[run.sh]
#!/bin/bash
# the make line also repeats each setting of config.mk as NAME=value (left out here)
make -C /OpenROAD-flow-scripts/flow DESIGN_CONFIG=/design/flow/config.mk WORK_HOME=/design/flow/orfs CLKGATE_MAP_FILE= finish
[config.mk]
export PLATFORM = sky130hd
export DESIGN_NAME = neural_pipeline_top
export DESIGN_NICKNAME = neural_pipeline_top
export VERILOG_FILES = /design/flow/design.v
export SDC_FILE = /design/flow/constraint.sdc
export NUM_CORES = 4
export LEC_CHECK = 0
export ABC_AREA = 1
export CAP_MARGIN = 20
export CORE_MARGIN = 2
export CORE_UTILIZATION = 72
export CTS_CLUSTER_DIAMETER = 338
export CTS_CLUSTER_SIZE = 91
export PLACE_DENSITY = 0.4
export SLEW_MARGIN = 20
[constraint.sdc]
create_clock -name core_clock -period 15.1 [get_ports {clk}]
set_input_delay 3.0200 -clock core_clock [delete_from_list [all_inputs] [get_ports {clk}]]
set_output_delay 3.0200 -clock core_clock [all_outputs]
set_load 0.01 [all_outputs]
[design.v]
`timescale 1ns / 1ps
module iir_filter (
    input wire clk,
    input wire rst,
    input wire signed [15:0] x_in,
    output reg signed [15:0] y_out
);
    localparam signed [39:0] B0 =  3947;
    localparam signed [39:0] B1 = -7894;
    localparam signed [39:0] B2 =  3947;
    localparam signed [39:0] A2 = -7891; 
    localparam signed [39:0] A3 =  3801;
    reg signed [39:0] z1;
    reg signed [39:0] z2;
    wire signed [39:0] x_ext;
    wire signed [39:0] b0_x, b1_x, b2_x;
    wire signed [39:0] a2_y, a3_y;
    wire signed [39:0] y_acc;
    assign x_ext = {{24{x_in[15]}}, x_in};
    assign b0_x = x_ext * B0;
    assign b1_x = x_ext * B1;
    assign b2_x = x_ext * B2;
    assign y_acc = b0_x + z1;
    reg signed [15:0] y_comb;
    wire signed [39:0] y_scaled = y_acc >>> 12; 
    always @(*) begin
        if (y_scaled > 32767)      
            y_comb = 32767;
        else if (y_scaled < -32768) 
            y_comb = -32768;
        else                        
            y_comb = y_scaled[15:0];
    end
    wire signed [39:0] y_comb_ext = {{24{y_comb[15]}}, y_comb};
    assign a2_y = y_comb_ext * A2;
    assign a3_y = y_comb_ext * A3;
    always @(posedge clk) begin
        if (rst) begin
            y_out <= 0;
            z1 <= 0;
            z2 <= 0;
        end else begin
            y_out <= y_comb;
            z1 <= b1_x - a2_y + z2;
            z2 <= b2_x - a3_y;
        end
    end
endmodule
`timescale 1ns / 1ps
module threshold_estimator (
    input wire clk,
    input wire rst,
    input wire signed [15:0] data_in,
    output reg signed [15:0] threshold
);
    reg signed [15:0] abs_data;
    always @(*) begin
        if (data_in == -16'd32768) abs_data = 16'd32767;
        else abs_data = (data_in < 0) ? -data_in : data_in;
    end
    localparam K = 14; 
    reg signed [31:0] accumulator;
    always @(posedge clk) begin
        if (rst) begin
            accumulator <= 0;
            threshold <= 0;
        end else begin
            accumulator <= accumulator - (accumulator >>> K) + abs_data;
            threshold <= -(((accumulator >>> K) * 45) >>> 3);
        end
    end
endmodule
`timescale 1ns / 1ps
module spike_detect (
    input wire clk,
    input wire rst,
    input wire signed [15:0] data_in,
    input wire signed [15:0] threshold,
    output reg spike_out
);
    localparam integer LOCKOUT = 20;
    localparam signed [15:0] SATURATION_NEG = -16'd30000;
    reg [4:0] timer;
    always @(posedge clk) begin
        if (rst) begin
            spike_out <= 0;
            timer <= 0;
        end else begin
            spike_out <= 0;
            if (timer > 0) begin
                timer <= timer - 1;
            end else begin
                if ((data_in < threshold) && (data_in > SATURATION_NEG)) begin
                    spike_out <= 1;
                    timer <= LOCKOUT;
                end
            end
        end
    end
endmodule
`timescale 1ns / 1ps
module velocity_decoder (
    input wire clk,
    input wire rst,
    input wire bin_strobe,  
    input wire signed [15:0] bin_count,  
    output reg signed [15:0] velocity  
);
    localparam signed [15:0] M1 = 16'd3891;  
    localparam signed [15:0] M2 = 16'd819;  
    localparam signed [15:0] MAX_VEL = 16'd20480; 
    localparam signed [15:0] MIN_VEL = -16'd20480;
    reg signed [31:0] term1;  
    reg signed [31:0] term2;  
    reg signed [31:0] sum;  
    always @(posedge clk) begin
        if (rst) begin
            velocity <= 0;
        end else if (bin_strobe) begin
            term1 = velocity * M1; 
            term2 = (bin_count * M2) <<< 12;
            sum = term1 + term2;
            if ((sum >>> 12) > MAX_VEL) 
                velocity <= MAX_VEL;
            else if ((sum >>> 12) < MIN_VEL)
                velocity <= MIN_VEL;
            else
                velocity <= sum >>> 12;
        end
    end
endmodule
`timescale 1ns / 1ps
module neural_pipeline_top (
    input wire clk,
    input wire rst,
    input wire signed [15:0] raw_in,
    output wire signed [15:0] vel_out
);
    wire signed [15:0] filt_out;
    wire spike_pulse_raw;  
    reg spike_pulse_safe;  
    wire signed [15:0] auto_threshold;
    reg [17:0] warmup_cnt; 
    always @(posedge clk) begin
        if (rst) begin
            warmup_cnt <= 0;
            spike_pulse_safe <= 0;
        end else begin
            if (warmup_cnt < 150000) 
                warmup_cnt <= warmup_cnt + 1;
            if (warmup_cnt == 150000) 
                spike_pulse_safe <= spike_pulse_raw;
            else 
                spike_pulse_safe <= 0;
        end
    end
    reg [10:0] bin_timer;
    reg bin_strobe;
    reg signed [15:0] bin_accumulator;
    reg signed [15:0] current_bin_count;
    iir_filter u_filter (
        .clk(clk),
        .rst(rst),
        .x_in(raw_in),
        .y_out(filt_out)
    );
    threshold_estimator u_thresh_gen (
        .clk(clk),
        .rst(rst),
        .data_in(filt_out),
        .threshold(auto_threshold)
    );
    spike_detect u_detect (
        .clk(clk),
        .rst(rst),
        .data_in(filt_out),
        .threshold(auto_threshold), 
        .spike_out(spike_pulse_raw) 
    );
    always @(posedge clk) begin
        if (rst) begin
            bin_timer <= 0;
            bin_accumulator <= 0;
            current_bin_count <= 0;
            bin_strobe <= 0;
        end else begin
            bin_strobe <= 0;
            if (spike_pulse_safe)
                bin_accumulator <= bin_accumulator + 1;
            if (bin_timer == 1499) begin
                bin_timer <= 0;
                current_bin_count <= bin_accumulator;
                bin_accumulator <= 0;
                bin_strobe <= 1;
            end else begin
                bin_timer <= bin_timer + 1;
                bin_strobe <= 0;
            end
        end
    end
    velocity_decoder u_decoder (
        .clk(clk),
        .rst(rst),
        .bin_strobe(bin_strobe),
        .bin_count(current_bin_count),
        .velocity(vel_out)
    );
endmodule
==> run notes, run 1 <==
Notes on the physical design

After synthesis the cells add up to 0.0419 sq mm. After floorplanning, the core was divided into 88 placement rows. Per the synth stats, the proportion of register bits with asynchronous set or reset is 0%. The proportion of synthesized area in mux cells is 0.0239%. TritonCTS reports the number of clock sinks as 219. The xor/xnor share of the synthesized area is 4.34%.

A synthesized cell averages 7.72 sq um. Counting flops and latches in the post-synthesis netlist gives 219. CTS built an H-tree with a depth of 1. The number of buffers inserted by port buffering is 33. The initial core utilization is 72.8%. Sorting the synthesized cells by area gives the leading types as sky130_fd_sc_hd__fa_1, sky130_fd_sc_hd__ha_1, sky130_fd_sc_hd__inv_1. In this run, post-CTS hold repair placed 0 buffers.

The largest area contributor in the netlist is sky130_fd_sc_hd__fa_1. The overall die area is 0.0602 sq mm. The tree is rooted in a sky130_fd_sc_hd__clkbuf_16.

The number of synthesized flops with an enable pin is 0. In this run the cell area measured after placement is 0.0480 sq mm. The first error in the log reads "[ERROR GRT-0232] Routing congestion too high. Check the congestion heatmap in the GUI". The number of library cell types mapped by synthesis is 56.

The synthesis run identifies the leading combinational cell family as adder cells. After Yosys synthesis, full adders, half adders and majority gates account for 46.3% of the synthesized area. Summing the sequential cell areas from Yosys gives 10.5% of the chip area.

By count the netlist is led by sky130_fd_sc_hd__inv_1, sky130_fd_sc_hd__nand2_1, sky130_fd_sc_hd__ha_1. Yosys stat counts 5429 cells in the synthesized netlist. Yosys reports that the leading cell type by area covers 25.0% of the netlist area. The leftover overflow at the end of global routing is 23.

The count of yosys warnings during synthesis is 5. The last stage the flow got to is 5_1_grt. The number of buffers created by CTS is 6. The top cell type by instance count after synthesis is sky130_fd_sc_hd__inv_1. After legalization and detailed placement, the total HPWL measured 106000 microns. The compound-gate portion of the synthesized area is 11.3%. The die height is 245 microns. The area recorded from the Yosys report for this design is 0.0419 sq mm.

The clock tree buffer depth is 3. The core region is 0.0576 sq mm. The commonest register cell is sky130_fd_sc_hd__dfxtp_1. The weighted congestion at the end of routability-driven global placement is 1.03. The run stopped with a tool error. The I/O pin count is 34. The synthesized-area fraction occupied by and/or/nand/nor cells is 14.8%. The synthesized net count is 6683.

The width of the chip is 245 microns. The overall routing resource usage is 72.8%. Synthesis produced 5429 cells.
metrics by stage:
step,instances,setup WS [ns],setup TNS [ns]
floorplan,5429,0.000998,0
global placement,6841,-1.41,-28.40
detailed placement,6841,-1.86,-44.54
CTS,6892,-0.0840,-0.388
layer usage:
metal / GRT usage, % / GRT overflow
met1: 72.9 / 0
met2: 90.1 / 8
met3: 56.3 / 1
met4: 70.5 / 14
met5: 35.6 / 0
timing repair:
action	4_1_cts
endpoints found under the setup margin	30
pin swaps	115
cloned	1
setup buffers	42
endpoints found under the hold margin	0
gates resized	338
==> inputs of run 2 (changes only) <==
- CAP_MARGIN: 20 -> 40
- CTS_CLUSTER_DIAMETER: 338 -> 202
- CTS_CLUSTER_SIZE: 91 -> default
- GPL_ROUTABILITY_DRIVEN: default -> 0
- HOLD_SLACK_MARGIN: default -> -0.04
- MAX_ROUTING_LAYER: default -> met4
- PLACE_DENSITY: 0.4 -> default
- PLACE_DENSITY_LB_ADDON: default -> 0.01
- clock period: 15.1 -> 15.9 ns (I/O delays scaled with it)
==> run 2 against run 1 <==
Net effect:
- the layout now fails its checks (setup timing)
- area after synthesis is the same
- die area unchanged
- synthesized cell count unchanged
==> run notes, run 2 <==
Implementation summary

Run status: finished with violations (was stopped before the end). The checks that failed were setup timing. The top cell type by instance count after synthesis was sky130_fd_sc_hd__inv_1 (unchanged).

The maximum clock frequency is 62.5 MHz. The compound-gate portion of the synthesized area is 11.3% (unchanged). The gate count after technology mapping came to 5429 (unchanged). The largest area contributor in the netlist is sky130_fd_sc_hd__fa_1 (unchanged).

The share of Yosys cell area claimed by the top area cell type is 25.0% (unchanged). For reference, the critical path is launched at raw_in[9]. The cell with the largest stage delay on the worst path is sky130_fd_sc_hd__fa_1. The synthesized-area fraction occupied by and/or/nand/nor cells came to 14.8% (unchanged). The end of the critical path is u_filter.z1[28]. The most used cell along the critical path is sky130_fd_sc_hd__inv_1.

The total routed wirelength is 129000 microns. Per the post-run analysis, buffers plus inverters along the critical path come to 17. The launch point of the worst hold path is u_detect.timer[0]. The proportion of synthesized area in mux cells was 0.0239% (unchanged).

The estimated wirelength of the detail-placed design is 103000 microns (was 106000 microns). The number of instances on the worst hold path is 1. The xor/xnor share of the synthesized area was 4.34% (unchanged). The fraction of the cycle the final worst path needs is 101%.

The maximum number of pins on one net before global-route repair is 55. The DRC marker count from the first detailed-route iteration is 3349. The maximum fanout count along the critical path is 5.

The DRC violation total left in the routed layout is recorded as 0. The overall die area is 0.0602 sq mm (unchanged). The total overflow left after global routing is 0. The adder and majority gate portion of the synthesized area was 46.3% (unchanged). The initial antenna violation count is 2. The number of buffers inserted by port buffering is 33 (unchanged). The relative slew slack is 35.7%. The CTS tree is yes. The critical path in the final layout is reported with a setup slack of -0.105 ns. The stage logs contain a warning count of 69. At the later pin of the worst-skew pair, clock insertion delay measures 0.58 ns.

The total antenna diodes in the routed design is 0. The area of the mapped netlist came to 0.0419 sq mm (unchanged). The total negative slack for setup checks is -0.337 ns. Post-synth top cells: sky130_fd_sc_hd__inv_1, sky130_fd_sc_hd__nand2_1, sky130_fd_sc_hd__ha_1 (unchanged). The mean instance size in the synthesized netlist is 7.72 sq um (unchanged).

The length of the first detailed-routing pass in iterations is 6.

The I/O pin count is 34 (unchanged). The terminating pin of the worst hold path is u_detect.timer[0]. The via count of the first global-routing pass was 39800. The global-route wire length before repair is 197000 microns.

The number of sinks driven by the clock tree was 219 (unchanged). After detailed routing, the met2 layer carries 60200 microns of wire. The yosys cell count came to 5429 (unchanged). The width of the chip came to 245 microns (unchanged). Per STA, the highest per-stage delay on the worst path measures 0.54 ns. Logic depth along the worst register-to-register path is recorded as 51. The routed layout has 39600 vias. The detail route stage leaves a number of antenna-violating nets equal to 0. The number of library cell types mapped by synthesis was 56 (unchanged). The vias per cell is 5.80. The number of levels in the clock H-tree is 1 (unchanged).

The top logic cell family in the synthesized netlist is adder cells (unchanged).

The initial core utilization is 72.8% (unchanged). The post-synthesis async set-or-reset flop share is 0% (unchanged). For the worst reg-to-reg path, the startpoint reported by OpenROAD is u_filter.z1[1]. The worst register-to-register path ends at u_filter.z1[28].

The cell depth of the worst setup path is 69. The path class of the tightest hold or removal check is reg2reg. The final net count is 7293. The highest routed metal layer is met4. The routed metal-1 wire length is 47700 microns. The sequential fraction of the synthesis area is 10.5% (unchanged). The commonest register cell after synthesis is sky130_fd_sc_hd__dfxtp_1 (unchanged). The placeable core area is 0.0576 sq mm (unchanged). The worst hold margin is 0.457 ns. The die height is 245 microns (unchanged). The synthesis-to-finish area growth is 18.4%.

The library cell used as clock root buffer is sky130_fd_sc_hd__clkbuf_16 (unchanged). The number of buffers created by CTS is 26 (was 6).

The clock tree buffer depth was 3 (unchanged). STA classifies the critical path startpoint as a primary input. The floorplan row count was 88 (unchanged).

The data required time of the worst path is 16.36 ns. The summed standard-cell area reported by yosys is 0.0419 sq mm (unchanged). The data arrival time of the critical path is 16.46 ns. Max-cap violations in this run came to 0. Per the detail_route log, met3 wirelength is 10200 microns. The transition time recorded at the tightest slew-check pin is 0.953 ns.

The critical path is of the in2reg type. The type of destination of the critical path is a flip-flop. The synthesized net count is 6683 (unchanged). The overall routing resource usage is 42.4%. The worst clock skew is 0.0190 ns. The post-layout minimum cycle time is 16.00 ns.

Clock-pin slew was measured on the worst setup and hold paths at 0.07 ns. From the final report, the count of setup violators was given as 11. The synthesis-stage register bit count is 219 (unchanged). In this design, the largest share of critical-path delay is due to adder cells.

The final count of hold timing violations is 0. The number of pins with negative max-slew slack in the final report is 0. The routed wirelength normalized by instance count is 18.9 microns. The number of synthesized flops with an enable pin came to 0 (unchanged). Biggest area contributors in the synthesized netlist: sky130_fd_sc_hd__fa_1, sky130_fd_sc_hd__ha_1, sky130_fd_sc_hd__inv_1 (unchanged). The worst-case reg-to-reg setup slack stands at 6.40 ns.

The number of buffers added to fix hold violations after cts is 0 (unchanged). The count of yosys warnings during synthesis was 5 (unchanged).
[run 2: layout make-up]
cell class | count | area [sq um]
clock buffers | 29 | 682
flip-flops and latches | 219 | 4380
inverters | 1375 | 5160
multi-input cells | 3795 | 33500
well taps | 765 | 957
fillers | 3295 | 7950
repair buffers | 622 | 4780
clock inverters | 19 | 190
[run 2: timing repair]
action	in CTS	in global routing
cloned	0	1
pin swaps	6	87
endpoints found under the hold margin	0	0
setup buffers	3	19
gates resized	40	279
setup endpoints to repair	17	27
[run 2: metal layers]
metal / GRT usage [%] / vias to the layer above
met2: 69.9 / 2089
met4: 25.8 / 0
met1: 49.5 / 18500
met5: - / -
li1: - / 18200
met3: 5.64 / 706
[run 2: stage by stage]
stage / cell area (sq um) / cells / util (%) / setup WS, ns
floorplan: 41900 / 5429 / - / 0.220
global placement: 47300 / 6752 / 82.2 / -0.726
detailed placement: 47300 / 6753 / 82.2 / -1.14
CTS: 48400 / 6804 / 84.0 / 0.00350
global route: 49600 / 6824 / 86.2 / -0.569
finish: 49600 / 6824 / 86.2 / -0.105
==> inputs of run 3 (changes only) <==
- ABC_AREA: 1 -> default
- CAP_MARGIN: 40 -> 20
- CELL_PAD_IN_SITES_GLOBAL_PLACEMENT: default -> 0
- CORE_ASPECT_RATIO: default -> 1.13
- CORE_UTILIZATION: 72 -> 37
- CTS_CLUSTER_DIAMETER: 202 -> default
- CTS_CLUSTER_SIZE: default -> 58
- GPL_TIMING_DRIVEN: default -> 1
- HOLD_SLACK_MARGIN: -0.04 -> default
- MAX_ROUTING_LAYER: met4 -> default
- MIN_ROUTING_LAYER: default -> met2
- PLACE_DENSITY: default -> 0.92
- PLACE_DENSITY_LB_ADDON: 0.01 -> default
- SETUP_SLACK_MARGIN: default -> 5.0
- SLEW_MARGIN: 20 -> 15
- TNS_END_PERCENT: default -> 35
- clock period: 15.9 -> 26.0 ns (I/O delays scaled with it)
==> run 3 against run 2 <==
Net effect:
- the flow now stops in 5_1_grt
- die area is 86% higher
- area after synthesis down 3.7%
- synthesized cell count down 16%
==> run notes, run 3 <==
Notes on the physical design

Run status: stopped before the end (was finished with violations). According to the logs, the last stage reached was 5_1_grt. The first error in the log reads "[ERROR GRT-0232] Routing congestion too high. Check the congestion heatmap in the GUI". The largest area contributor in the netlist is sky130_fd_sc_hd__fa_1 (unchanged). The global route stage reports its total congestion overflow as 58. The commonest register cell after synthesis is sky130_fd_sc_hd__dfxtp_1 (unchanged). The clock tree buffer depth came to 3 (unchanged).

The top logic cell family in the synthesized netlist was adder cells (unchanged). The initial core utilization is 37.4% (was 72.8%). The library cell used as clock root buffer is sky130_fd_sc_hd__clkbuf_16 (unchanged). The number of library cell types mapped by synthesis is 89 (was 56). The yosys cell count is 4550 (was 5429).

The count of yosys warnings during synthesis is 5 (unchanged). Biggest area contributors in the synthesized netlist: sky130_fd_sc_hd__fa_1, sky130_fd_sc_hd__ha_1, sky130_fd_sc_hd__dfxtp_1 (was sky130_fd_sc_hd__fa_1, sky130_fd_sc_hd__ha_1, sky130_fd_sc_hd__inv_1). The adder and majority gate portion of the synthesized area is 48.0% (was 46.3%). The synthesized net count came to 5804 (was 6683). The number of sinks driven by the clock tree was 219 (unchanged). Across every metal layer, demand over resource in global routing totals 37.3%.

The number of buffers created by CTS is 28 (was 26). The area of the mapped netlist came to 0.0404 sq mm (was 0.0419 sq mm). The share of Yosys cell area claimed by the top area cell type is 26.0% (was 25.0%). The sequential fraction of the synthesis area is 10.9% (was 10.5%). The xor/xnor share of the synthesized area is 7.43% (was 4.34%).

The die height is 355 microns (was 245 microns). The post-synthesis async set-or-reset flop share is 0% (unchanged). The gate count after technology mapping came to 4550 (was 5429). The synthesized-area fraction occupied by and/or/nand/nor cells is 11.3% (was 14.8%).

The number of synthesized flops with an enable pin is 0 (unchanged). Post-synth top cells: sky130_fd_sc_hd__inv_1, sky130_fd_sc_hd__ha_1, sky130_fd_sc_hd__fa_1 (was sky130_fd_sc_hd__inv_1, sky130_fd_sc_hd__nand2_1, sky130_fd_sc_hd__ha_1). The overall die area came to 0.112 sq mm (was 0.0602 sq mm).

The summed standard-cell area reported by yosys came to 0.0404 sq mm (was 0.0419 sq mm). The number of levels in the clock H-tree is 1 (unchanged). The number of buffers added to fix hold violations after cts is 0 (unchanged). The I/O pin count is 34 (unchanged). The synthesis-stage register bit count came to 219 (unchanged). The placeable core area is 0.108 sq mm (was 0.0576 sq mm).

The width of the chip is 315 microns (was 245 microns). The top cell type by instance count after synthesis is sky130_fd_sc_hd__inv_1 (unchanged). The worst setup slack before clock tree synthesis is 1.97 ns (was -1.14 ns). The number of buffers inserted by port buffering is 33 (unchanged). The proportion of synthesized area in mux cells came to 1.09% (was 0.0239%).

The floorplan row count is 128 (was 88). The compound-gate portion of the synthesized area was 11.4% (was 11.3%). The mean instance size in the synthesized netlist came to 8.88 sq um (was 7.72 sq um).

The estimated wirelength of the detail-placed design is 86100 microns (was 103000 microns).
run 3: what timing repair did:
| action | CTS |
|---|---|
| setup buffers | 5 |
| hold endpoints to repair | 0 |
| gates cloned | 3 |
| endpoints found under the setup margin | 38 |
| resized | 84 |
| pin swaps | 4 |
run 3: metal layers:
| layer | global-route usage (%) | GRT overflow |
|---|---|---|
| met1 | - | - |
| met2 | 40.4 | 6 |
| met3 | 41.9 | 30 |
| met4 | 27.2 | 11 |
| met5 | 19.0 | 11 |
run 3: through the flow:
stage          std cells  area, sq um
2_1_floorplan       4550        40400
3_3_place_gp        5961        42400
3_5_place_dp        5961        42400
4_1_cts             6021        43700
==> inputs of run 4 (changes only) <==
- CELL_PAD_IN_SITES_GLOBAL_PLACEMENT: 0 -> default
- CORE_ASPECT_RATIO: 1.13 -> default
- CORE_UTILIZATION: 37 -> 72
- CTS_CLUSTER_SIZE: 58 -> default
- GPL_ROUTABILITY_DRIVEN: 0 -> default
- GPL_TIMING_DRIVEN: 1 -> default
- MAX_ROUTING_LAYER: default -> met4
- MIN_ROUTING_LAYER: met2 -> default
- PLACE_DENSITY: 0.92 -> default
- SETUP_SLACK_MARGIN: 5.0 -> 0.49
- SLEW_MARGIN: 15 -> 20
- TNS_END_PERCENT: 35 -> default
- clock period: 26.0 -> 17.1 ns (I/O delays scaled with it)
==> run 4 against run 3 <==
Net effect:
- now fails the layout checks on setup timing
- synthesized cell count did not move
- die area fell by 48%
- area after synthesis did not move
==> run notes, run 4 <==
Implementation summary

The clock input transition at the sequential cells of the worst setup and hold paths is 0.06 ns. The initial core utilization came to 73.0% (was 37.4%). The post-layout minimum cycle time is 17.62 ns. The count of final setup violators is 21. The top cell type by instance count after synthesis is sky130_fd_sc_hd__inv_1 (unchanged). The compound-gate portion of the synthesized area is 11.4% (unchanged).

The number of levels in the clock H-tree is 1 (unchanged). The number of buffers inserted by port buffering was 33 (unchanged). Warnings raised by the tools during the run amount to 74. The cell depth of the worst flop-to-flop path is 47.

The floorplan row count is 86 (was 128). The total routed wirelength is 124000 microns. Once iteration 0 of detailed routing completed, the report listed 2769 DRC markers. The worst setup slack before clock tree synthesis came to -1.29 ns (was 1.97 ns).

The OpenROAD report gives the critical path a required time of 17.53 ns. The share of Yosys cell area claimed by the top area cell type is 26.0% (unchanged). The post-route cell area is 0.0493 sq mm.

The most used cell along the critical path is sky130_fd_sc_hd__inv_2. The maximum fanout count along the critical path is 7. The adder and majority gate portion of the synthesized area is 48.0% (unchanged).

The filler-free cell count of the finished design is 5938. The count of yosys warnings during synthesis came to 5 (unchanged). The number of library cell types mapped by synthesis is 89 (unchanged). The startpoint of the most critical register-to-register path is u_filter.z1[13]. The commonest register cell after synthesis is sky130_fd_sc_hd__dfxtp_1 (unchanged). The cell count after placement is 5813 (was 5961).

Setup repair after global routing could not meet its margin everywhere. The library cell used as clock root buffer is sky130_fd_sc_hd__clkbuf_16 (unchanged). Per STA, the startpoint of the critical path is raw_in[9]. On the final layout, the worst clock skew is 0.0428 ns. The buffering stage count on the worst path with inverters included is 18. The net count of the finished layout is 6420. The terminating pin of the worst hold path is bin_timer[0]. Run status: finished with violations (was stopped before the end). The placeable core area is 0.0553 sq mm (was 0.108 sq mm). The area of the mapped netlist was 0.0404 sq mm (unchanged).

STA lists the startpoint of the worst hold path as bin_timer[0]. The slew at the pin closest to its max-slew limit is 1.10 ns. The synthesized-area fraction occupied by and/or/nand/nor cells is 11.3% (unchanged). The cell area after placement was 0.0463 sq mm (was 0.0424 sq mm). Setup slack on the worst reg-to-reg path comes out at 6.13 ns. In the finished design, the share of the clock period the worst path needs comes to 103%. The number of vias in the routed layout is 35700. The mean instance size in the synthesized netlist is 8.88 sq um (unchanged). Summed over all routing layers, the global router reports a total usage of 42.2%. The DRC violation total left in the routed layout is recorded as 0. The first global-routing pass estimated 187000 microns of wire.

The data arrival time of the critical path is 18.05 ns. The sequential fraction of the synthesis area was 10.9% (unchanged). In the log, the iteration count for the first detailed-route pass is 6. The largest area contributor in the netlist is sky130_fd_sc_hd__fa_1 (unchanged). The leftover overflow at the end of global routing is 0. Pins over their slew limit in the final report were tallied at 0. The post-synthesis async set-or-reset flop share is 0% (unchanged). Across the run, the number of max-cap violations was 0. The number of instances on the worst hold path is 1. The skew report gives the latency at the later pin of the worst-skew pair as 0.61 ns. The cell with the largest stage delay on the worst path is sky130_fd_sc_hd__fa_1. The die height is 241 microns (was 355 microns). The width of the chip is 241 microns (was 315 microns). Biggest area contributors in the synthesized netlist: sky130_fd_sc_hd__fa_1, sky130_fd_sc_hd__ha_1, sky130_fd_sc_hd__dfxtp_1 (unchanged). The number of synthesized flops with an enable pin came to 0 (unchanged). The via count of the first global-routing pass is 36600. The synthesized net count is 5804 (unchanged). The largest single stage delay on the critical path is 0.62 ns. The final count of hold timing violations is 0. The I/O pin count was 34 (unchanged). The routed wirelength normalized by instance count is 20.9 microns.

The post-detailed-route count of antenna-violating nets is 0. The violated checks flagged are setup timing. The overall die area is 0.0580 sq mm (was 0.112 sq mm). The relative slew slack is 26.8%. The clock tree buffer depth is 3 (unchanged). The type of the most critical hold path is reg2reg. The number of buffers created by CTS is 27 (was 28). In the final timing run, aggregate negative setup slack is -7.84 ns. The initial antenna violation count is 1. The estimated wirelength of the detail-placed design is 92100 microns (was 86100 microns). The end of the critical path is u_filter.z1[30]. The type of destination of the critical path is a flip-flop.

Post-synth top cells: sky130_fd_sc_hd__inv_1, sky130_fd_sc_hd__ha_1, sky130_fd_sc_hd__fa_1 (unchanged). The top logic cell family in the synthesized netlist is adder cells (unchanged). The summed standard-cell area reported by yosys was 0.0404 sq mm (unchanged). The kind of critical path is in2reg. The CTS tree is yes. Broken down by cell family, the worst path's largest delay share belongs to adder cells.

The maximum clock frequency is 56.8 MHz. The proportion of synthesized area in mux cells came to 1.09% (unchanged). The gate count after technology mapping is 4550 (unchanged). The synthesis-stage register bit count was 219 (unchanged). The weighted congestion at the end of routability-driven global placement is 0.998. The startpoint type of the worst setup path is a primary input. STA lists the endpoint of the worst register-to-register path as u_filter.z1[30]. The cell depth of the worst setup path is 68. The yosys cell count came to 4550 (unchanged). Across all setup checks in the final design, the least slack found is -0.515 ns. In this run the layout overhead on the synthesized area is reported as 22.1%. The script logs the ratio of routed vias to standard cells as 6.01. The xor/xnor share of the synthesized area came to 7.43% (unchanged). Entering global routing, the biggest net connects 95 pins.

The number of buffers added to fix hold violations after cts is 0 (unchanged). The number of sinks driven by the clock tree is 219 (unchanged).
run 4: routing by layer:
metal	global-route usage, %	up-vias	share of wire (%)
li1	-	16000	-
met1	50.9	17300	38
met2	69.5	1727	48
met3	7.73	606	8.5
met4	18.2	0	6.5
met5	-	-	0
run 4: what timing repair did:
action                     4_1_cts  5_1_grt
setup endpoints to repair       38       40
setup buffers                   32       40
gates resized                  229      132
pin swaps                      125      114
run 4: through the flow:
| step | hold slack, ns | util [%] |
|---|---|---|
| after detailed placement | 0.451 | 83.8 |
| after global routing | 0.497 | 89.2 |
| final | 0.475 | 89.2 |
| after CTS | 0.480 | 87.4 |
| after floorplan | 0.430 | - |
| after global placement | 0.442 | 83.8 |
run 4: area by class of cell:
type	instances	area, sq um
clock inverter	22	236
fill	2670	6000
sequential	219	4390
tap	748	936
antenna	3	7.51
timing repair buffer	649	5090
multi-input combinational	3263	34200
clock buffer	28	679
inverter	1006	3800
==> inputs of run 5 (changes only) <==
- ABC_AREA: default -> 1
- CTS_CLUSTER_DIAMETER: default -> 240
- PLACE_DENSITY_LB_ADDON: default -> 0.01
- SETUP_SLACK_MARGIN: 0.49 -> 4.54
- TNS_END_PERCENT: default -> 5
- clock period: 17.1 -> 16.1 ns (I/O delays scaled with it)
==> run 5 against run 4 <==
Net effect:
- area after synthesis rose by 3.8%
- the flow now stops in 5_1_grt
- synthesized cell count is 19% higher
- die area rose by 3.8%
==> run notes, run 5 <==
Notes on the physical design

The largest area contributor in the netlist is sky130_fd_sc_hd__fa_1 (unchanged). The number of levels in the clock H-tree is 1 (unchanged). The die height came to 245 microns (was 241 microns). The compound-gate portion of the synthesized area is 11.3% (was 11.4%). The synthesized net count is 6683 (was 5804).

The count of yosys warnings during synthesis is 5 (unchanged). Run status: stopped before the end (was finished with violations). The area of the mapped netlist is 0.0419 sq mm (was 0.0404 sq mm). The weighted congestion at the end of routability-driven global placement was 1.07 (was 0.998). The number of synthesized flops with an enable pin is 0 (unchanged). The estimated wirelength of the detail-placed design is 112000 microns (was 92100 microns). The yosys cell count is 5429 (was 4550). The library cell used as clock root buffer is sky130_fd_sc_hd__clkbuf_16 (unchanged).

The top cell type by instance count after synthesis is sky130_fd_sc_hd__inv_1 (unchanged). The flow halted during 5_1_grt. The gate count after technology mapping was 5429 (was 4550). The adder and majority gate portion of the synthesized area is 46.3% (was 48.0%). The worst setup slack before clock tree synthesis is -0.888 ns (was -1.29 ns). The number of buffers inserted by port buffering is 33 (unchanged). The xor/xnor share of the synthesized area is 4.34% (was 7.43%). The global route stage reports its total congestion overflow as 200. The placeable core area is 0.0576 sq mm (was 0.0553 sq mm). The overall die area is 0.0602 sq mm (was 0.0580 sq mm). The I/O pin count was 34 (unchanged).

The synthesis-stage register bit count is 219 (unchanged). The clock tree buffer depth is 3 (unchanged). Post-synth top cells: sky130_fd_sc_hd__inv_1, sky130_fd_sc_hd__nand2_1, sky130_fd_sc_hd__ha_1 (was sky130_fd_sc_hd__inv_1, sky130_fd_sc_hd__ha_1, sky130_fd_sc_hd__fa_1).

The post-synthesis async set-or-reset flop share is 0% (unchanged). The share of Yosys cell area claimed by the top area cell type was 25.0% (was 26.0%). The commonest register cell after synthesis is sky130_fd_sc_hd__dfxtp_1 (unchanged). The tool reported: "[ERROR GRT-0232] Routing congestion too high. Check the congestion heatmap in the GUI". The number of buffers added to fix hold violations after cts is 0 (unchanged). The number of sinks driven by the clock tree is 219 (unchanged).

The initial core utilization is 72.8% (was 73.0%). Biggest area contributors in the synthesized netlist: sky130_fd_sc_hd__fa_1, sky130_fd_sc_hd__ha_1, sky130_fd_sc_hd__inv_1 (was sky130_fd_sc_hd__fa_1, sky130_fd_sc_hd__ha_1, sky130_fd_sc_hd__dfxtp_1). The width of the chip is 245 microns (was 241 microns).

The mean instance size in the synthesized netlist is 7.72 sq um (was 8.88 sq um). The overall routing resource usage is 77.2%. The floorplan row count is 88 (was 86). The proportion of synthesized area in mux cells is 0.0239% (was 1.09%). The sequential fraction of the synthesis area was 10.5% (was 10.9%). The summed standard-cell area reported by yosys is 0.0419 sq mm (was 0.0404 sq mm). The synthesized-area fraction occupied by and/or/nand/nor cells is 14.8% (was 11.3%).

The number of library cell types mapped by synthesis is 56 (was 89). The top logic cell family in the synthesized netlist is adder cells (unchanged). The number of buffers created by CTS is 26 (was 27).
[run 5: timing repair]
| item | 4_1_cts |
|---|---|
| setup buffers | 63 |
| setup endpoints to repair | 67 |
| gates cloned | 1 |
| hold endpoints to repair | 0 |
| gates resized | 445 |
| pin swaps | 223 |
[run 5: metrics by stage]
step | TNS [ns] | area (sq um) | std cells
after CTS | 0 | 51000 | 6835
after floorplan | 0 | 42600 | 5429
after detailed placement | -13.77 | 47800 | 6723
after global placement | -10.49 | 47800 | 6723
[run 5: layer usage]
| metal | GRT overflow | track usage [%] |
|---|---|---|
| met1 | 4 | 75.7 |
| met2 | 101 | 93.5 |
| met3 | 17 | 59.7 |
| met4 | 78 | 74.7 |
| met5 | - | - |
==> inputs of run 6 (changes only) <==
- ABC_AREA: 1 -> default
- CAP_MARGIN: 20 -> 35
- CELL_PAD_IN_SITES_DETAIL_PLACEMENT: default -> 2
- CORE_ASPECT_RATIO: default -> 0.98
- CORE_UTILIZATION: 72 -> 51
- CTS_CLUSTER_DIAMETER: 240 -> default
- GPL_TIMING_DRIVEN: default -> 1
- HOLD_SLACK_MARGIN: default -> -0.04
- PLACE_DENSITY_LB_ADDON: 0.01 -> default
- SETUP_SLACK_MARGIN: 4.54 -> default
- SLEW_MARGIN: 20 -> 30
- clock period: 16.1 -> 25.0 ns (I/O delays scaled with it)
==> run 6 against run 5 <==
Net effect:
- the flow stops in 3_5_place_dp
- area after synthesis decreased by 3.7%
- synthesized cell count decreased by 16%
- die area increased by 35%
==> run notes, run 6 <==
Notes on the physical design

The largest area contributor in the netlist is sky130_fd_sc_hd__fa_1 (unchanged). The proportion of synthesized area in mux cells was 1.09% (was 0.0239%). The top cell type by instance count after synthesis is sky130_fd_sc_hd__inv_1 (unchanged). The synthesis-stage register bit count is 219 (unchanged). Run status: stopped before the end (unchanged).

The yosys cell count was 4550 (was 5429). The last stage the flow got to is 3_5_place_dp (was 5_1_grt). The mean instance size in the synthesized netlist came to 8.88 sq um (was 7.72 sq um). The placeable core area came to 0.0787 sq mm (was 0.0576 sq mm). The adder and majority gate portion of the synthesized area is 48.0% (was 46.3%).

The top logic cell family in the synthesized netlist was adder cells (unchanged). The commonest register cell after synthesis is sky130_fd_sc_hd__dfxtp_1 (unchanged). The synthesized net count came to 5804 (was 6683). Biggest area contributors in the synthesized netlist: sky130_fd_sc_hd__fa_1, sky130_fd_sc_hd__ha_1, sky130_fd_sc_hd__dfxtp_1 (was sky130_fd_sc_hd__fa_1, sky130_fd_sc_hd__ha_1, sky130_fd_sc_hd__inv_1). The width of the chip is 288 microns (was 245 microns). Post-synth top cells: sky130_fd_sc_hd__inv_1, sky130_fd_sc_hd__ha_1, sky130_fd_sc_hd__fa_1 (was sky130_fd_sc_hd__inv_1, sky130_fd_sc_hd__nand2_1, sky130_fd_sc_hd__ha_1). The gate count after technology mapping is 4550 (was 5429). The I/O pin count is 34 (unchanged). The sequential fraction of the synthesis area is 10.9% (was 10.5%). The synthesized-area fraction occupied by and/or/nand/nor cells is 11.3% (was 14.8%). The summed standard-cell area reported by yosys is 0.0404 sq mm (was 0.0419 sq mm). The floorplan row count is 102 (was 88). The count of yosys warnings during synthesis came to 5 (unchanged).

The overall die area is 0.0815 sq mm (was 0.0602 sq mm). The area of the mapped netlist is 0.0404 sq mm (was 0.0419 sq mm). The share of Yosys cell area claimed by the top area cell type is 26.0% (was 25.0%). The xor/xnor share of the synthesized area is 7.43% (was 4.34%). Error: [ERROR DPL-0033] detailed placement checks failed during check placement (was [ERROR GRT-0232] Routing congestion too high. Check the congestion heatmap in the GUI.).

The initial core utilization came to 51.3% (was 72.8%). The weighted congestion at the end of routability-driven global placement was 0.955 (was 1.07). The number of library cell types mapped by synthesis is 89 (was 56).

The post-synthesis async set-or-reset flop share is 0% (unchanged). The compound-gate portion of the synthesized area is 11.4% (was 11.3%). The number of buffers inserted by port buffering was 33 (unchanged). The number of synthesized flops with an enable pin is 0 (unchanged). The die height is 283 microns (was 245 microns).
run 6: stage by stage:
stage	hold WS (ns)	worst slack [ns]
floorplan	0.430	5.30
global placement	0.447	1.81
==> inputs of run 7 (changes only) <==
- ABC_AREA: default -> 1
- CELL_PAD_IN_SITES_DETAIL_PLACEMENT: 2 -> 1
- CELL_PAD_IN_SITES_GLOBAL_PLACEMENT: default -> 2
- CORE_ASPECT_RATIO: 0.98 -> 1.99
- CORE_UTILIZATION: 51 -> 34
- HOLD_SLACK_MARGIN: -0.04 -> default
- SLEW_MARGIN: 30 -> 0
- clock period: 25.0 -> 22.9 ns (I/O delays scaled with it)
==> run 7 against run 6 <==
Net effect:
- now clean on timing, DRC and antenna
- synthesized cell count increased by 19%
- area after synthesis increased by 3.8%
- die area increased by 55%
==> run notes, run 7 <==
Implementation summary

Run status: timing/DRC/antenna clean (was stopped before the end). The layout report lists the combined flip-flop and latch area as 0.00439 sq mm. The I/O pin count came to 34 (unchanged). The pre-antenna-repair detailed-routing pass consisted of 5 iterations. The filler-free cell count of the finished design is 7073. The count of yosys warnings during synthesis is 5 (unchanged). The data required time of the worst path is 23.43 ns. The worst hold path begins at u_detect.timer[0]. The synthesis-to-finish area growth is 7.98%. The area of the mapped netlist is 0.0419 sq mm (was 0.0404 sq mm). The setup slack on the worst flop-to-flop path is 11.14 ns.

Per the detailed-route log, wirelength across all metal layers totals 180000 microns. The final net count is 6749. Post-synth top cells: sky130_fd_sc_hd__inv_1, sky130_fd_sc_hd__nand2_1, sky130_fd_sc_hd__ha_1 (was sky130_fd_sc_hd__inv_1, sky130_fd_sc_hd__ha_1, sky130_fd_sc_hd__fa_1). The synthesized-area fraction occupied by and/or/nand/nor cells is 14.8% (was 11.3%). The number of levels in the clock H-tree is 1. The xor/xnor share of the synthesized area is 4.34% (was 7.43%). The synthesis-stage register bit count is 219 (unchanged). The most critical hold endpoint after final layout shows a slack of 0.453 ns.

The clock input transition at the sequential cells of the worst setup and hold paths is 0.07 ns. The multi-input combinational cells in the finished layout cover a total of 0.0322 sq mm. The report shows a maximum critical-path fanout of 20. The adder and majority gate portion of the synthesized area was 46.3% (was 48.0%).

The synthesized net count was 6683 (was 5804). The longest incremental delay of any stage on the critical path is reported as 0.84 ns. The maximum clock frequency is 45.7 MHz. The share of Yosys cell area claimed by the top area cell type was 25.0% (was 26.0%).

The number of synthesized flops with an enable pin is 0 (unchanged). Per STA, the endpoint of the critical path is u_filter.z1[28]. The most used cell along the critical path is sky130_fd_sc_hd__nand2_1. The number of instances on the worst hold path is 1. The library cell used as clock root buffer is sky130_fd_sc_hd__clkbuf_16. The sequential fraction of the synthesis area is 10.5% (was 10.9%). The critical register-to-register path endpoint is u_filter.z1[28].

The floorplan row count is 181 (was 102). CTS added clock buffers totalling 28. The max-capacitance violation count is 0. Entering global routing, the biggest net connects 54 pins. The initial antenna violation count is 2. The mean instance size in the synthesized netlist is 7.72 sq um (was 8.88 sq um). The number of buffers inserted by port buffering is 33 (unchanged). Setup repair after global routing left no endpoint under its margin. The gate count after technology mapping came to 5429 (was 4550). The tool warning count is 73. The final layout report lists a filler cell count of 15100.

The die height is 499 microns (was 283 microns). Of the available clock period, the critical path in the final layout requires 95.5%. The via count of the first global-routing pass was 41700. Detailed placement finished with a half-perimeter wire length of 163000 microns.

The highest layer touched by signal routing is met4. The top logic cell family in the synthesized netlist is adder cells (unchanged).

The cell depth of the worst flop-to-flop path is 49. The weighted congestion at the end of routability-driven global placement is 0.974 (was 0.955). The routed wirelength normalized by instance count is 25.4 microns.

The terminating pin of the worst hold path is u_detect.timer[0]. Clock tree synthesis found a total of 219 sinks. The post-detailed-route count of antenna-violating nets is 0.

The post-CTS setup repair buffer count is 0. The number of placed instances, taps included, is 7019. The critical path crosses 67 cells after its start point. The initial core utilization is 34.3% (was 51.3%). The timing report shows that the slowest cell on the worst path is sky130_fd_sc_hd__clkdlybuf4s50_1. The routed metal-1 wire length is 46000 microns. The total overflow left after global routing is 0. Across every metal layer, demand over resource in global routing totals 30.0%. The final count of hold timing violations is 0. The count of final setup violators is 0. The number of library cell types mapped by synthesis came to 56 (was 89). The first global-routing pass estimated 263000 microns of wire. The violation tally recorded at the end of detailed-routing iteration 0 is 881. Biggest area contributors in the synthesized netlist: sky130_fd_sc_hd__fa_1, sky130_fd_sc_hd__ha_1, sky130_fd_sc_hd__inv_1 (was sky130_fd_sc_hd__fa_1, sky130_fd_sc_hd__ha_1, sky130_fd_sc_hd__dfxtp_1). Setup slack on the worst path after placement came out at 0.317 ns. TritonCTS built the clock tree.

The top cell type by instance count after synthesis is sky130_fd_sc_hd__inv_1 (unchanged). The overall die area is 0.126 sq mm (was 0.0815 sq mm). The number of vias in the routed layout is 35900. After detailed routing, the number of remaining DRC violations is 0. The post-layout minimum cycle time is 21.86 ns. The total negative slack for setup checks is 0 ns. The number of gates resized after CTS is 0. The type of destination of the critical path is a flip-flop.

For this run, the detailed router reports a per-instance via density of 5.08. Wire segments on met3 add up to 2340 microns in the final route. The post-synthesis async set-or-reset flop share was 0% (unchanged).

The largest area contributor in the netlist is sky130_fd_sc_hd__fa_1 (unchanged). The type of the most critical hold path is reg2reg. The compound-gate portion of the synthesized area is 11.3% (was 11.4%). The pin closest to its max-slew limit shows a slew of 0.931 ns.

The startpoint of the most critical register-to-register path is u_filter.z1[3]. The commonest register cell after synthesis is sky130_fd_sc_hd__dfxtp_1 (unchanged). The sum of met2 wire segment lengths after detailed routing is 111000 microns.

The clock latency reported for the late side of the worst-skew pair is 0.68 ns. The kind of critical path is in2reg.

For the worst setup path, the data arrival time is 22.40 ns. Pins over their slew limit in the final report were tallied at 0. Along the critical path, the tally of buffer and inverter instances is 9. The summed standard-cell area reported by yosys is 0.0419 sq mm (was 0.0404 sq mm). The kind of cell adding the most delay to the critical path is adder cells. In this run, post-CTS hold repair placed 0 buffers.

The clock tree buffer depth is 3. The width of the chip is 253 microns (was 288 microns). The yosys cell count is 5429 (was 4550). Setup slack closes at 1.04 ns. The relative slew slack is 37.3%. The timing startpoint of the critical path is raw_in[14]. The worst clock skew is 0.0546 ns. The proportion of synthesized area in mux cells is 0.0239% (was 1.09%).

The worst setup path is launched from a primary input. The placeable core area is 0.122 sq mm (was 0.0787 sq mm).
## run 7: per-stage QoR
stage / util, % / area (sq um)
2_1_floorplan: - / 41900
3_3_place_gp: 36.2 / 44300
3_5_place_dp: 36.2 / 44300
4_1_cts: 37.0 / 45300
5_1_grt: 37.0 / 45300
6_report: 37.0 / 45300
## run 7: layout make-up
class / instances / area share, %
repair buffers: 76 / 1.40
flip-flops and latches: 219 / 9.69
diodes: 2 / 0.0111
well taps: 1555 / 4.30
inverters: 1375 / 11.4
clock buffers: 39 / 1.75
clock inverters: 12 / 0.345
multi-input cells: 3795 / 71.1
## run 7: metal layers
layer	global-route usage [%]	vias up
met3	1.70	499
met2	64.0	573
met4	27.0	0
met1	20.1	17700
li1	-	17100
met5	-	-
==> inputs of run 8 (changes only) <==
- CAP_MARGIN: 35 -> 20
- CELL_PAD_IN_SITES_DETAIL_PLACEMENT: 1 -> default
- CELL_PAD_IN_SITES_GLOBAL_PLACEMENT: 2 -> default
- CORE_ASPECT_RATIO: 1.99 -> default
- CORE_UTILIZATION: 34 -> 72
- CTS_CLUSTER_DIAMETER: default -> 207
- CTS_CLUSTER_SIZE: default -> 86
- GPL_TIMING_DRIVEN: 1 -> default
- HOLD_SLACK_MARGIN: default -> 0.29
- PLACE_DENSITY_LB_ADDON: default -> 0.04
- SETUP_SLACK_MARGIN: default -> 0.49
- SLEW_MARGIN: 0 -> 20
- TNS_END_PERCENT: 5 -> default
- clock period: 22.9 -> 15.9 ns (I/O delays scaled with it)
==> run 8 against run 7 <==
Net effect:
- the run now fails in 5_1_grt
- area after synthesis did not move
- synthesized cell count did not move
- die area fell by 52%
==> run notes, run 8 <==
Notes on the physical design

The yosys cell count is 5429 (unchanged). The number of buffers created by CTS is 7 (was 28). The post-synthesis async set-or-reset flop share is 0% (unchanged). The gate count after technology mapping came to 5429 (unchanged).

The clock tree buffer depth is 3 (unchanged). The number of synthesized flops with an enable pin is 0 (unchanged). The adder and majority gate portion of the synthesized area is 46.3% (unchanged). Biggest area contributors in the synthesized netlist: sky130_fd_sc_hd__fa_1, sky130_fd_sc_hd__ha_1, sky130_fd_sc_hd__inv_1 (unchanged). The count of yosys warnings during synthesis is 5 (unchanged). The synthesized-area fraction occupied by and/or/nand/nor cells is 14.8% (unchanged).

The overall die area was 0.0602 sq mm (was 0.126 sq mm). The largest area contributor in the netlist is sky130_fd_sc_hd__fa_1 (unchanged). The number of buffers inserted by port buffering is 33 (unchanged). The I/O pin count is 34 (unchanged). Run status: stopped before the end (was timing/DRC/antenna clean).

The area of the mapped netlist is 0.0419 sq mm (unchanged). The mean instance size in the synthesized netlist was 7.72 sq um (unchanged). The cell area after placement is 0.0475 sq mm (was 0.0443 sq mm). The xor/xnor share of the synthesized area is 4.34% (unchanged).

The number of library cell types mapped by synthesis is 56 (unchanged). Post-synth top cells: sky130_fd_sc_hd__inv_1, sky130_fd_sc_hd__nand2_1, sky130_fd_sc_hd__ha_1 (unchanged). The number of buffers added to fix hold violations after cts is 0 (unchanged).

The worst setup slack before clock tree synthesis is -1.30 ns (was 0.317 ns). The summed standard-cell area reported by yosys was 0.0419 sq mm (unchanged). The synthesized net count came to 6683 (unchanged). The commonest register cell after synthesis was sky130_fd_sc_hd__dfxtp_1 (unchanged).

The estimated wirelength of the detail-placed design is 111000 microns (was 163000 microns). The weighted congestion at the end of routability-driven global placement came to 1.06 (was 0.974). The initial core utilization is 72.8% (was 34.3%). The width of the chip is 245 microns (was 253 microns). The library cell used as clock root buffer is sky130_fd_sc_hd__clkbuf_16 (unchanged). The synthesis-stage register bit count is 219 (unchanged). The placeable core area was 0.0576 sq mm (was 0.122 sq mm). The compound-gate portion of the synthesized area is 11.3% (unchanged). The flow stopped in 5_1_grt.

The top logic cell family in the synthesized netlist was adder cells (unchanged). The floorplan row count was 88 (was 181). The die height was 245 microns (was 499 microns). The number of levels in the clock H-tree came to 1 (unchanged).

The share of Yosys cell area claimed by the top area cell type came to 25.0% (unchanged). The cell count after placement was 6778 (was 7019). The proportion of synthesized area in mux cells is 0.0239% (unchanged). The sequential fraction of the synthesis area is 10.5% (unchanged). The top cell type by instance count after synthesis is sky130_fd_sc_hd__inv_1 (unchanged).

The number of sinks driven by the clock tree is 219 (unchanged).
==> run 8: timing repair <==
action | in CTS
cloned | 2
endpoints found under the setup margin | 30
resized | 336
buffers inserted | 53
pin swaps | 104
==> run 8: metrics by stage <==
stage | TNS (ns)
floorplan | 0
global placement | -12.61
detailed placement | -23.14
CTS | 0
==> inputs of run 9 (changes only) <==
- ABC_AREA: 1 -> default
- CELL_PAD_IN_SITES_DETAIL_PLACEMENT: default -> 2
- CELL_PAD_IN_SITES_GLOBAL_PLACEMENT: default -> 2
- CORE_ASPECT_RATIO: default -> 0.83
- CORE_MARGIN: 2 -> 3
- CORE_UTILIZATION: 72 -> 45
- CTS_CLUSTER_DIAMETER: 207 -> 174
- CTS_CLUSTER_SIZE: 86 -> 92
- GPL_ROUTABILITY_DRIVEN: default -> 0
- GPL_TIMING_DRIVEN: default -> 1
- HOLD_SLACK_MARGIN: 0.29 -> default
- MAX_ROUTING_LAYER: met4 -> default
- MIN_ROUTING_LAYER: default -> met2
- PLACE_DENSITY_LB_ADDON: 0.04 -> 0.12
- SETUP_SLACK_MARGIN: 0.49 -> 3.1
- SLEW_MARGIN: 20 -> 30
- TNS_END_PERCENT: default -> 45
- clock period: 15.9 -> 14.1 ns (I/O delays scaled with it)
==> run 9 against run 8 <==
Net effect:
- the flow stops in 3_5_place_dp
- area after synthesis fell by 3.7%
- die area rose by 55%
- synthesized cell count fell by 16%
==> run notes, run 9 <==
Notes on the physical design

The largest area contributor in the netlist was sky130_fd_sc_hd__fa_1 (unchanged). The yosys cell count is 4550 (was 5429). The number of buffers inserted by port buffering was 33 (unchanged). The first error in the log reads "[ERROR DPL-0033] detailed placement checks failed during check placement". The synthesized-area fraction occupied by and/or/nand/nor cells is 11.3% (was 14.8%). The xor/xnor share of the synthesized area is 7.43% (was 4.34%). The top logic cell family in the synthesized netlist is adder cells (unchanged).

Biggest area contributors in the synthesized netlist: sky130_fd_sc_hd__fa_1, sky130_fd_sc_hd__ha_1, sky130_fd_sc_hd__dfxtp_1 (was sky130_fd_sc_hd__fa_1, sky130_fd_sc_hd__ha_1, sky130_fd_sc_hd__inv_1). The number of synthesized flops with an enable pin is 0 (unchanged). Post-synth top cells: sky130_fd_sc_hd__inv_1, sky130_fd_sc_hd__ha_1, sky130_fd_sc_hd__fa_1 (was sky130_fd_sc_hd__inv_1, sky130_fd_sc_hd__nand2_1, sky130_fd_sc_hd__ha_1). The mean instance size in the synthesized netlist was 8.88 sq um (was 7.72 sq um). The compound-gate portion of the synthesized area is 11.4% (was 11.3%). The top cell type by instance count after synthesis is sky130_fd_sc_hd__inv_1 (unchanged). The overall die area is 0.0934 sq mm (was 0.0602 sq mm).

The initial core utilization was 45.7% (was 72.8%). The die height is 279 microns (was 245 microns). The number of library cell types mapped by synthesis is 89 (was 56). The synthesized net count is 5804 (was 6683).

The adder and majority gate portion of the synthesized area came to 48.0% (was 46.3%). The placeable core area is 0.0884 sq mm (was 0.0576 sq mm). The proportion of synthesized area in mux cells was 1.09% (was 0.0239%).

The last stage the flow got to is 3_5_place_dp (was 5_1_grt). The floorplan row count is 99 (was 88). The area of the mapped netlist is 0.0404 sq mm (was 0.0419 sq mm).

The count of yosys warnings during synthesis is 5 (unchanged). The gate count after technology mapping was 4550 (was 5429). The sequential fraction of the synthesis area is 10.9% (was 10.5%). The share of Yosys cell area claimed by the top area cell type is 26.0% (was 25.0%).

The commonest register cell after synthesis is sky130_fd_sc_hd__dfxtp_1 (unchanged). The synthesis-stage register bit count came to 219 (unchanged). The post-synthesis async set-or-reset flop share is 0% (unchanged). The width of the chip is 335 microns (was 245 microns). The summed standard-cell area reported by yosys came to 0.0404 sq mm (was 0.0419 sq mm). The I/O pin count is 34 (unchanged). Run status: stopped before the end (unchanged).
run 9: metrics by stage:
step | cell area [sq um] | cells | hold WS, ns
floorplan | 41400 | 4550 | 0.430
global placement | 48000 | 6357 | 0.441
==> inputs of run 10 (changes only) <==
- ABC_AREA: default -> 1
- CELL_PAD_IN_SITES_DETAIL_PLACEMENT: 2 -> default
- CELL_PAD_IN_SITES_GLOBAL_PLACEMENT: 2 -> default
- CORE_ASPECT_RATIO: 0.83 -> default
- CORE_MARGIN: 3 -> 2
- CORE_UTILIZATION: 45 -> 63
- CTS_CLUSTER_DIAMETER: 174 -> default
- CTS_CLUSTER_SIZE: 92 -> default
- GPL_ROUTABILITY_DRIVEN: 0 -> default
- GPL_TIMING_DRIVEN: 1 -> default
- MIN_ROUTING_LAYER: met2 -> default
- PLACE_DENSITY_LB_ADDON: 0.12 -> default
- SETUP_SLACK_MARGIN: 3.1 -> default
- SLEW_MARGIN: 30 -> 20
- TNS_END_PERCENT: 45 -> default
- clock period: 14.1 -> 30.3 ns (I/O delays scaled with it)
==> run 10 against run 9 <==
Net effect:
- now clean on timing, DRC and antenna
- synthesized cell count up 19%
- area after synthesis up 3.8%
- die area down 27%
==> run notes, run 10 <==
Implementation summary

Run status: timing/DRC/antenna clean (was stopped before the end). The adder and majority gate portion of the synthesized area is 46.3% (was 48.0%). The number of gates resized after CTS was 0. The post-CTS setup repair buffer count is 0.

In this run the tools logged warnings totalling 71. The area of the mapped netlist was 0.0419 sq mm (was 0.0404 sq mm). The number of library cell types mapped by synthesis is 56 (was 89).

The initial core utilization is 63.7% (was 45.7%). The number of instances on the worst hold path is 1. Cells fill 67.2% of the core in the end. The number of buffers created by CTS is 29. The count of yosys warnings during synthesis came to 5 (unchanged).

The mean instance size in the synthesized netlist is 7.72 sq um (was 8.88 sq um). The longest incremental delay of any stage on the critical path is reported as 0.93 ns. The die height is 262 microns (was 279 microns). The synthesis-to-finish area growth is 5.53%. The maximum fanout count along the critical path is 46. The total antenna diodes in the routed design is 0. The first detailed-routing pass ran for 5 iterations. The estimated wirelength of the detail-placed design is 96800 microns. The gate count after technology mapping is 5429 (was 4550).

The worst hold path begins at bin_timer[0]. Per the post-route antenna check, the number of violating nets is 0. TritonCTS built the clock tree. The run reported a max-capacitance violation count of 0.

The commonest register cell after synthesis is sky130_fd_sc_hd__dfxtp_1 (unchanged). In this run, placement finished with an instance count of 6294. Clock latency on the worst-skew pair, taken at its later pin, is 0.61 ns.

TritonCTS reports the number of clock sinks as 219. According to the timing report, the arrival time at the worst endpoint equals 22.59 ns. The clock input transition at the sequential cells of the worst setup and hold paths is 0.06 ns. Entering global routing, the biggest net connects 63 pins. The number of buffers added to fix hold violations after cts is 0.

At the placement stage, the worst setup path has a slack of 7.74 ns. The number of buffers inserted by port buffering came to 33 (unchanged). The terminating pin of the worst hold path is bin_timer[0]. The total negative slack for setup checks is 0 ns. The overall die area is 0.0686 sq mm (was 0.0934 sq mm).

The yosys cell count came to 5429 (was 4550). The buffering stage count on the worst path with inverters included is 11. The setup slack on the worst flop-to-flop path is 19.20 ns. The synthesized-area fraction occupied by and/or/nand/nor cells was 14.8% (was 11.3%). The critical path ends at u_filter.z1[31]. The I/O pin count is 34 (unchanged). The share of Yosys cell area claimed by the top area cell type is 25.0% (was 26.0%).

The timing report shows the most common cell along the critical path to be sky130_fd_sc_hd__ha_1. The slew at the pin closest to its max-slew limit is 0.945 ns. The cell with the largest stage delay on the worst path is sky130_fd_sc_hd__clkdlybuf4s50_1.

The final layout contains 6715 nets. The via count of the first global-routing pass was 34200. The placeable core area is 0.0659 sq mm (was 0.0884 sq mm). The final timing report derives a shortest allowable period of 22.12 ns. The floorplan row count came to 94 (was 99). The maximum clock frequency is 45.2 MHz. The synthesis-stage register bit count was 219 (unchanged).

Summed over all layers, the routed wires come to 112000 microns. The global-route wire length before repair is 181000 microns. The initial antenna violation count came to 1.

The final hold violation count recorded for this run is 0.

Per STA, the worst path accumulates the most delay in the family adder cells. The library cell used as clock root buffer is sky130_fd_sc_hd__clkbuf_16. Setup repair after global routing left no endpoint under its margin. Biggest area contributors in the synthesized netlist: sky130_fd_sc_hd__fa_1, sky130_fd_sc_hd__ha_1, sky130_fd_sc_hd__inv_1 (was sky130_fd_sc_hd__fa_1, sky130_fd_sc_hd__ha_1, sky130_fd_sc_hd__dfxtp_1). The type of the most critical hold path is reg2reg. The routed layout has 34600 vias. The synthesized net count was 6683 (was 5804). The critical path is of the in2reg type. The vias per cell is 5.45. The largest area contributor in the netlist is sky130_fd_sc_hd__fa_1 (unchanged).

The relative slew slack is 36.3%. For reference, the critical path is launched at raw_in[0]. The critical register-to-register path endpoint is u_filter.z1[31]. Per the timing report, the most critical flop-to-flop path originates at u_filter.z1[14].

The overall routing resource usage is 33.9%. The worst hold margin is 0.453 ns. The DRC marker count from the first detailed-route iteration is 2217. The summed standard-cell area reported by yosys was 0.0419 sq mm (was 0.0404 sq mm).

Clock skew on the completed layout was measured at 0.0182 ns. The top logic cell family in the synthesized netlist was adder cells (unchanged). The total DRC errors in the routed layout is 0.

The count of final setup violators is 0. The filler-free cell count of the finished design is 6348. The worst setup path is captured at a flip-flop. CTS built an H-tree with a depth of 1. Once routing completed, OpenROAD measured the worst setup slack at 8.18 ns. The compound-gate portion of the synthesized area was 11.3% (was 11.4%). The number of pins with negative max-slew slack in the final report is 0. The clock tree buffer depth is 3.

The data required time of the worst path is 30.77 ns. The weighted congestion at the end of routability-driven global placement is 1.01. The proportion of synthesized area in mux cells is 0.0239% (was 1.09%).

The width of the chip was 262 microns (was 335 microns). The global route stage reports its total congestion overflow as 0. The cell depth of the worst flop-to-flop path is 49. Post-synth top cells: sky130_fd_sc_hd__inv_1, sky130_fd_sc_hd__nand2_1, sky130_fd_sc_hd__ha_1 (was sky130_fd_sc_hd__inv_1, sky130_fd_sc_hd__ha_1, sky130_fd_sc_hd__fa_1).

The cell depth of the worst setup path is 64. The xor/xnor share of the synthesized area is 4.34% (was 7.43%). The sequential fraction of the synthesis area was 10.5% (was 10.9%).

OpenROAD reports that the post-layout worst path occupies 73.0% of the period. The number of synthesized flops with an enable pin is 0 (unchanged). The top cell type by instance count after synthesis is sky130_fd_sc_hd__inv_1 (unchanged).

The count of fill cells added during filler insertion is 5914. The routed wirelength normalized by instance count is 17.7 microns. The post-synthesis async set-or-reset flop share is 0% (unchanged). The worst setup path is launched from a primary input.
[run 10: per-layer routing]
| layer | GRT usage, % | part of all wire, % | wire length (microns) | vias to the layer above |
|---|---|---|---|---|
| met4 | 14.9 | 5.3 | 5900 | 2 |
| met2 | 56.7 | 46 | 51900 | 897 |
| met3 | 4.16 | 5.2 | 5860 | 233 |
| met1 | 44.2 | 43 | 48400 | 16300 |
| met5 | 0 | 0.0089 | 10 | - |
| li1 | - | - | - | 17100 |
[run 10: final cells by class]
class                           count  area [sq um]  share of cell area, %
Multi-Input combinational cell   3795         32200                   72.8
Inverter                         1375          5160                   11.7
Sequential cell                   219          4380                   9.91
Tap cell                          864          1080                   2.44
Clock buffer                       36           782                   1.77
Timing Repair Buffer               41           388                  0.876
Clock inverter                     18           250                  0.565
[run 10: metrics by stage]
| stage | area [sq um] |
|---|---|
| CTS | 44200 |
| global route | 44300 |
| finish | 44300 |
| floorplan | 41900 |
| detailed placement | 43200 |
| global placement | 43200 |
